Design datapath, start of the top module:
module datapath (
    part,
    clock,
    value,
    positive,
    reset,
    counter,
    result
);
    input part;
    input clock;
    input [15:0] value;
    input positive;
    input reset;
    output [15:0] counter;
    output [15:0] result;
    wire [15:0] _65 = 16'b0000000000000000;
    wire [15:0] _64 = 16'b0000000000000000;
    wire _102;
    wire _100;
    wire _101;
    wire _103;
    wire [15:0] _104;
    wire _96;
    wire _92;
    wire _93;
    wire _90;
    wire _91;
    wire _94;
    wire _95;
    wire _97;
    wire [15:0] _98;
    wire _86;
    wire _84;
    wire _81;
    wire _82;
    wire _79;
    wire _80;
    wire _83;
    wire _85;
    wire _87;
    wire [15:0] _88;
    wire [41:0] _73 = 42'b000000000000000000000010100011110101110001;
    wire [25:0] _71 = 26'b00000000000000000000000000;
    wire [41:0] _72;
    wire [83:0] _74;
    wire [57:0] _75;
    wire [25:0] _70 = 26'b00000000000000000000000000;
    wire [83:0] _76;
    wire [15:0] _77;
    wire [15:0] _78;
    wire [15:0] _89;
    wire [15:0] _99;
    wire [15:0] _105;
  ...
For scale: roughly 2900 cells after synthesis, ~52 I/O pins, roughly 24000 um^2 of cells after synthesis.
Settings: LEC_CHECK=0, ABC_AREA=1, CAP_MARGIN=20, CORE_MARGIN=2, CORE_UTILIZATION=68, CTS_CLUSTER_DIAMETER=381, CTS_CLUSTER_SIZE=39, HOLD_SLACK_MARGIN=0.3, PLACE_DENSITY=0.66, SETUP_SLACK_MARGIN=4.78, SLEW_MARGIN=0, TNS_END_PERCENT=10; clock period 23.9 ns.
run.sh (not shown) runs the stock make flow with config.mk's settings and CLKGATE_MAP_FILE=.
The first run ran to the end with violations: negative setup slack.
==> next run, changes <==
ABC_AREA = unset   (was 1)
CORE_UTILIZATION = 40   (was 68)
CTS_CLUSTER_DIAMETER = unset   (was 381)
CTS_CLUSTER_SIZE = unset   (was 39)
HOLD_SLACK_MARGIN = unset   (was 0.3)
PLACE_DENSITY = unset   (was 0.66)
SETUP_SLACK_MARGIN = unset   (was 4.78)
SLEW_MARGIN = 20   (was 0)
TNS_END_PERCENT = unset   (was 10)
clock period = 40.9 ns   (was 23.9 ns; I/O delays follow)
Outcome:
- The new run ran to the end with no violations
- routed wire length went down by well over a third
- register-to-register slack is better by 14 ns
- final area fell by about a fifth
- via count shrinks by a quarter to a third
- global-route usage goes down by 24 points
- non-clock buffer count fell by 619
- setup slack improves by 10 ns
- cell count fell by about a fifth
==> next run, changes <==
CORE_UTILIZATION = 71   (was 40)
CTS_CLUSTER_DIAMETER = 38   (was unset)
CTS_CLUSTER_SIZE = 31   (was unset)
clock period = 37.2 ns   (was 40.9 ns; I/O delays follow)
Result: With this change the flow finished with negative setup slack left; via count goes up by 15%; wire length goes up by 16%; setup slack got worse by 2.1 ns; area after synthesis stays the same.
==> next run, changes <==
ABC_AREA = 1   (was unset)
CAP_MARGIN = 0   (was 20)
clock period = 32.1 ns   (was 37.2 ns; I/O delays follow)
The new run aborted during 5_1_grt.
Die area rises by a few percent.
Synthesized area rises by a few percent.
Synthesized cell count rises by about a fifth.

== TR ==
The RTL this note starts from:
==> flow/design.v <==
module datapath (
    part,
    clock,
    value,
    positive,
    reset,
    counter,
    result
);
    input part;
    input clock;
    input [15:0] value;
    input positive;
    input reset;
    output [15:0] counter;
    output [15:0] result;
    wire [15:0] _65 = 16'b0000000000000000;
    wire [15:0] _64 = 16'b0000000000000000;
    wire _102;
    wire _100;
    wire _101;
    wire _103;
    wire [15:0] _104;
    wire _96;
    wire _92;
    wire _93;
    wire _90;
    wire _91;
    wire _94;
    wire _95;
    wire _97;
    wire [15:0] _98;
    wire _86;
    wire _84;
    wire _81;
    wire _82;
    wire _79;
    wire _80;
    wire _83;
    wire _85;
    wire _87;
    wire [15:0] _88;
    wire [41:0] _73 = 42'b000000000000000000000010100011110101110001;
    wire [25:0] _71 = 26'b00000000000000000000000000;
    wire [41:0] _72;
    wire [83:0] _74;
    wire [57:0] _75;
    wire [25:0] _70 = 26'b00000000000000000000000000;
    wire [83:0] _76;
    wire [15:0] _77;
    wire [15:0] _78;
    wire [15:0] _89;
    wire [15:0] _99;
    wire [15:0] _105;
    wire [15:0] _67 = 16'b0000000000000001;
    wire [15:0] _68;
    wire [15:0] _62 = 16'b0000000000000000;
    wire [15:0] _58 = 16'b0000000001100100;
    wire [41:0] _53 = 42'b000000000000000000000010100011110101110001;
    wire [25:0] _51 = 26'b00000000000000000000000000;
    wire [41:0] _52;
    wire [83:0] _54;
    wire [57:0] _55;
    wire [25:0] _50 = 26'b00000000000000000000000000;
    wire [83:0] _56;
    wire [15:0] _57;
    wire [31:0] _59;
    wire [15:0] _60;
    wire [15:0] _48 = 16'b0000000000110010;
    wire [15:0] _44 = 16'b0000000001100100;
    wire [41:0] _39 = 42'b000000000000000000000010100011110101110001;
    wire [25:0] _37 = 26'b00000000000000000000000000;
    wire [41:0] _38;
    wire [83:0] _40;
    wire [57:0] _41;
    wire [25:0] _36 = 26'b00000000000000000000000000;
    wire [83:0] _42;
    wire [15:0] _43;
    wire [31:0] _45;
    wire [15:0] _46;
    wire [15:0] _34;
    wire [15:0] _29 = 16'b0000000001100100;
    wire [41:0] _24 = 42'b000000000000000000000010100011110101110001;
    wire [25:0] _22 = 26'b00000000000000000000000000;
    wire [41:0] _23;
    wire [83:0] _25;
    wire [57:0] _26;
    wire [25:0] _21 = 26'b00000000000000000000000000;
    wire [83:0] _27;
    wire [15:0] _28;
    wire [31:0] _30;
    wire [15:0] _31;
    wire [15:0] _32;
    wire [15:0] _19 = 16'b0000000001100100;
    wire [15:0] _20;
    wire [15:0] _33;
    wire [15:0] _35;
    wire [15:0] _47;
    wire [15:0] _49;
    wire [15:0] _61;
    wire _63;
    wire [15:0] _69;
    wire _2;
    wire [15:0] _106;
    wire [15:0] _107;
    wire [15:0] _3;
    reg [15:0] _66;
    wire vdd = 1'b1;
    wire [15:0] _16 = 16'b0000000000000000;
    wire [15:0] _15 = 16'b0000000000000000;
    wire _6;
    wire [15:0] _137 = 16'b0000000000110010;
    wire [15:0] _133 = 16'b0000000001100100;
    wire [41:0] _128 = 42'b000000000000000000000010100011110101110001;
    wire [25:0] _126 = 26'b00000000000000000000000000;
    wire [41:0] _127;
    wire [83:0] _129;
    wire [57:0] _130;
    wire [25:0] _125 = 26'b00000000000000000000000000;
    wire [83:0] _131;
    wire [15:0] _132;
    wire [31:0] _134;
    wire [15:0] _135;
    wire [15:0] _123;
    wire [15:0] _118 = 16'b0000000001100100;
    wire [41:0] _113 = 42'b000000000000000000000010100011110101110001;
    wire [25:0] _111 = 26'b00000000000000000000000000;
    wire [41:0] _112;
    wire [83:0] _114;
    wire [57:0] _115;
    wire [25:0] _110 = 26'b00000000000000000000000000;
    wire [83:0] _116;
    wire [15:0] _117;
    wire [31:0] _119;
    wire [15:0] _120;
    wire [15:0] _8;
    wire [15:0] _121;
    wire [15:0] _108 = 16'b0000000001100100;
    wire [15:0] _109;
    wire [15:0] _122;
    wire _10;
    wire [15:0] _124;
    wire [15:0] _136;
    wire _12;
    wire [15:0] _138;
    wire [15:0] _13;
    reg [15:0] _18;
    assign _102 = _49 == _62;
    assign _100 = _18 == _62;
    assign _101 = ~ _100;
    assign _103 = _101 & _102;
    assign _104 = _103 ? _67 : _62;
    assign _96 = _49 < _18;
    assign _92 = _49 == _62;
    assign _93 = ~ _92;
    assign _90 = _18 == _62;
    assign _91 = ~ _90;
    assign _94 = _91 & _93;
    assign _95 = _94 & _10;
    assign _97 = _95 & _96;
    assign _98 = _97 ? _67 : _62;
    assign _86 = _18 < _49;
    assign _84 = ~ _10;
    assign _81 = _49 == _62;
    assign _82 = ~ _81;
    assign _79 = _18 == _62;
    assign _80 = ~ _79;
    assign _83 = _80 & _82;
    assign _85 = _83 & _84;
    assign _87 = _85 & _86;
    assign _88 = _87 ? _67 : _62;
    assign _72 = { _71, _8 };
    assign _74 = _72 * _73;
    assign _75 = _74[83:26];
    assign _76 = { _70, _75 };
    assign _77 = _76[15:0];
    assign _78 = _66 + _77;
    assign _89 = _78 + _88;
    assign _99 = _89 + _98;
    assign _105 = _99 + _104;
    assign _68 = _66 + _67;
    assign _52 = { _51, _49 };
    assign _54 = _52 * _53;
    assign _55 = _54[83:26];
    assign _56 = { _50, _55 };
    assign _57 = _56[15:0];
    assign _59 = _57 * _58;
    assign _60 = _59[15:0];
    assign _38 = { _37, _35 };
    assign _40 = _38 * _39;
    assign _41 = _40[83:26];
    assign _42 = { _36, _41 };
    assign _43 = _42[15:0];
    assign _45 = _43 * _44;
    assign _46 = _45[15:0];
    assign _34 = _18 + _32;
    assign _23 = { _22, _8 };
    assign _25 = _23 * _24;
    assign _26 = _25[83:26];
    assign _27 = { _21, _26 };
    assign _28 = _27[15:0];
    assign _30 = _28 * _29;
    assign _31 = _30[15:0];
    assign _32 = _8 - _31;
    assign _20 = _18 + _19;
    assign _33 = _20 - _32;
    assign _35 = _10 ? _34 : _33;
    assign _47 = _35 - _46;
    assign _49 = _12 ? _48 : _47;
    assign _61 = _49 - _60;
    assign _63 = _61 == _62;
    assign _69 = _63 ? _68 : _66;
    assign _2 = part;
    assign _106 = _2 ? _105 : _69;
    assign _107 = _12 ? _62 : _106;
    assign _3 = _107;
    always @(posedge _6) begin
        _66 <= _3;
    end
    assign _6 = clock;
    assign _127 = { _126, _124 };
    assign _129 = _127 * _128;
    assign _130 = _129[83:26];
    assign _131 = { _125, _130 };
    assign _132 = _131[15:0];
    assign _134 = _132 * _133;
    assign _135 = _134[15:0];
    assign _123 = _18 + _121;
    assign _112 = { _111, _8 };
    assign _114 = _112 * _113;
    assign _115 = _114[83:26];
    assign _116 = { _110, _115 };
    assign _117 = _116[15:0];
    assign _119 = _117 * _118;
    assign _120 = _119[15:0];
    assign _8 = value;
    assign _121 = _8 - _120;
    assign _109 = _18 + _108;
    assign _122 = _109 - _121;
    assign _10 = positive;
    assign _124 = _10 ? _123 : _122;
    assign _136 = _124 - _135;
    assign _12 = reset;
    assign _138 = _12 ? _137 : _136;
    assign _13 = _138;
    always @(posedge _6) begin
        _18 <= _13;
    end
    assign counter = _18;
    assign result = _66;
endmodule
clock: 41.2 ns
lec_check: 0
abc_area: 1
cap_margin: 20
cell_pad_in_sites_detail_placement: 1
core_aspect_ratio: 1.26
core_margin: 7
core_utilization: 29
cts_cluster_diameter: 55
hold_slack_margin: 0.3
max_routing_layer: met4
setup_slack_margin: 5.0
slew_margin: 30
tns_end_percent: 95
TR: done, clean on timing, DRC and antenna
Input changes introduced in PW (baseline for comparison: TR):
# TR
export LEC_CHECK = 0
export ABC_AREA = 1
export CAP_MARGIN = 20
export CELL_PAD_IN_SITES_DETAIL_PLACEMENT = 1
export CORE_ASPECT_RATIO = 1.26
export CORE_MARGIN = 7
export CORE_UTILIZATION = 29
export CTS_CLUSTER_DIAMETER = 55
export HOLD_SLACK_MARGIN = 0.3
export MAX_ROUTING_LAYER = met4
export SETUP_SLACK_MARGIN = 5.0
export SLEW_MARGIN = 30
export TNS_END_PERCENT = 95
create_clock -name core_clock -period 41.2 [get_ports {clock}]
# PW
export LEC_CHECK = 0
export ABC_AREA = 1
export CAP_MARGIN = 20
export CORE_MARGIN = 2
export CORE_UTILIZATION = 72
export CTS_CLUSTER_DIAMETER = 192
export CTS_CLUSTER_SIZE = 31
export MAX_ROUTING_LAYER = met4
export SLEW_MARGIN = 20
create_clock -name core_clock -period 37.2 [get_ports {clock}]
### Flow results
PW against TR: die width dropped about 30%; final worst setup slack dropped 3850 ps; sequential share of layout area climbed 0.19 points.
In summary, PW completed successfully, with a layout that passed the timing, DRC and antenna checks.
